== job 101 ==
==> flow/design.v (excerpt) <==
module upsample_csc (
    input  logic        clk,
    input  logic        resetn,
    input  logic        start,
    output logic        done,
    input  logic [15:0] sram_read_data,
    output logic [15:0] sram_write_data,
    output logic [17:0] sram_address,
    output logic        sram_we_n
);
Size: roughly 6000 cells after synthesis, roughly 340 flip-flops, about 55 I/O pins.
clock: 8.88 ns
lec_check: 0
abc_area: 1
cap_margin: 35
core_margin: 2
core_utilization: 24
cts_cluster_size: 27
place_density_lb_addon: 0.05
slew_margin: 20
tns_end_percent: 40
run.sh (not shown) runs the stock make flow with config.mk's settings and CLKGATE_MAP_FILE=.
Although it ran to completion, job 101 produced a layout that fails the final checks because of setup timing.
> inputs changed (job 101 -> job 102)
- clearing CTS_CLUSTER_SIZE, which used to be 27
- clearing TNS_END_PERCENT, which used to be 40
- clearing PLACE_DENSITY_LB_ADDON, which used to be 0.05
- clearing ABC_AREA, which used to be 1
- putting PLACE_DENSITY at 0.6 where nothing was set
- swapping 24 for 40 in CORE_UTILIZATION
- swapping 35 for 20 in CAP_MARGIN
- swapping 8.88 for 10.7 in the clock period (ns, I/O delays scaled along)
Notes after the runs:
Job 102 finished all stages; the layout is clean. Placement-stage worst setup slack was lower in the run labelled job 101. Job 102 does better than job 101 on wire length. Job 102: Yosys chip area lower than job 101.

---

upsample_csc again, from the RTL that the note above started with.
==> flow/config.mk <==
export PLATFORM = sky130hd
export DESIGN_NAME = upsample_csc
export DESIGN_NICKNAME = upsample_csc
export VERILOG_FILES = /design/flow/design.v
export SDC_FILE = /design/flow/constraint.sdc
export NUM_CORES = 4
export LEC_CHECK = 0
export ABC_AREA = 0
export CAP_MARGIN = 20
export CORE_MARGIN = 2
export CORE_UTILIZATION = 72
export CTS_CLUSTER_DIAMETER = 347
export CTS_CLUSTER_SIZE = 97
export PLACE_DENSITY = 0.37
export SLEW_MARGIN = 20
export TNS_END_PERCENT = 5
==> flow/constraint.sdc <==
create_clock -name core_clock -period 6.0 [get_ports {clk}]
set_input_delay 1.2000 -clock core_clock [delete_from_list [all_inputs] [get_ports {clk}]]
set_output_delay 1.2000 -clock core_clock [all_outputs]
set_load 0.01 [all_outputs]
The starting point never finished: it broke off in 5_1_grt, error GRT-0232.
Next try:
- ABC_AREA: 0 -> unset
- CORE_UTILIZATION: 72 -> 65
- CTS_CLUSTER_DIAMETER: 347 -> unset
- CTS_CLUSTER_SIZE: 97 -> unset
- PLACE_DENSITY: 0.37 -> unset
- TNS_END_PERCENT: 5 -> unset
- clock period: 6.0 -> 8.62 ns (I/O delays scaled with it)
Effect: The new run finished but fails on negative setup slack; die area went up by roughly a tenth; area after synthesis stays the same; synthesized cell count does not change.
Next try:
- CORE_UTILIZATION: 65 -> 72
- CTS_CLUSTER_SIZE: unset -> 97
- PLACE_DENSITY: unset -> 0.6
- clock period: 8.62 -> 8.25 ns (I/O delays scaled with it)
Effect:
- The new run did not get past 5_1_grt
- die area came out lower by 9.6%
- area after synthesis does not change
- synthesized cell count is unchanged
Next try:
- CORE_UTILIZATION: 72 -> 67
- CTS_CLUSTER_SIZE: 97 -> unset
- clock period: 8.25 -> 11.1 ns (I/O delays scaled with it)
This time the run finished with timing, DRC and antenna clean.
Synthesized cell count does not change.
Die size goes up by 7.3%.
Synthesized area stays the same.
Next try:
- CORE_UTILIZATION: 67 -> 40
- clock period: 11.1 -> 11.0 ns (I/O delays scaled with it)
Outcome: Die size went up by 66%; cell count went up by 10%; synthesized area is unchanged; worst setup slack gets better by 0.11 ns; final area went up by about 2.3%; worst hold slack barely changes; routed wire length went up by 2.0%; critical path depth went up by 4.
Next try:
- CORE_UTILIZATION: 40 -> 58
- SETUP_SLACK_MARGIN: unset -> 1.45
Effect: The changed run went through all stages and came out clean; via count barely changes; wire length rises by 1.6%; setup slack is better by 0.73 ns; die size falls by 31%; sequential share of layout area shrinks by 0.16 points; flip-flop count stays the same; design area rises by 1.1%; synthesized cell count is unchanged.
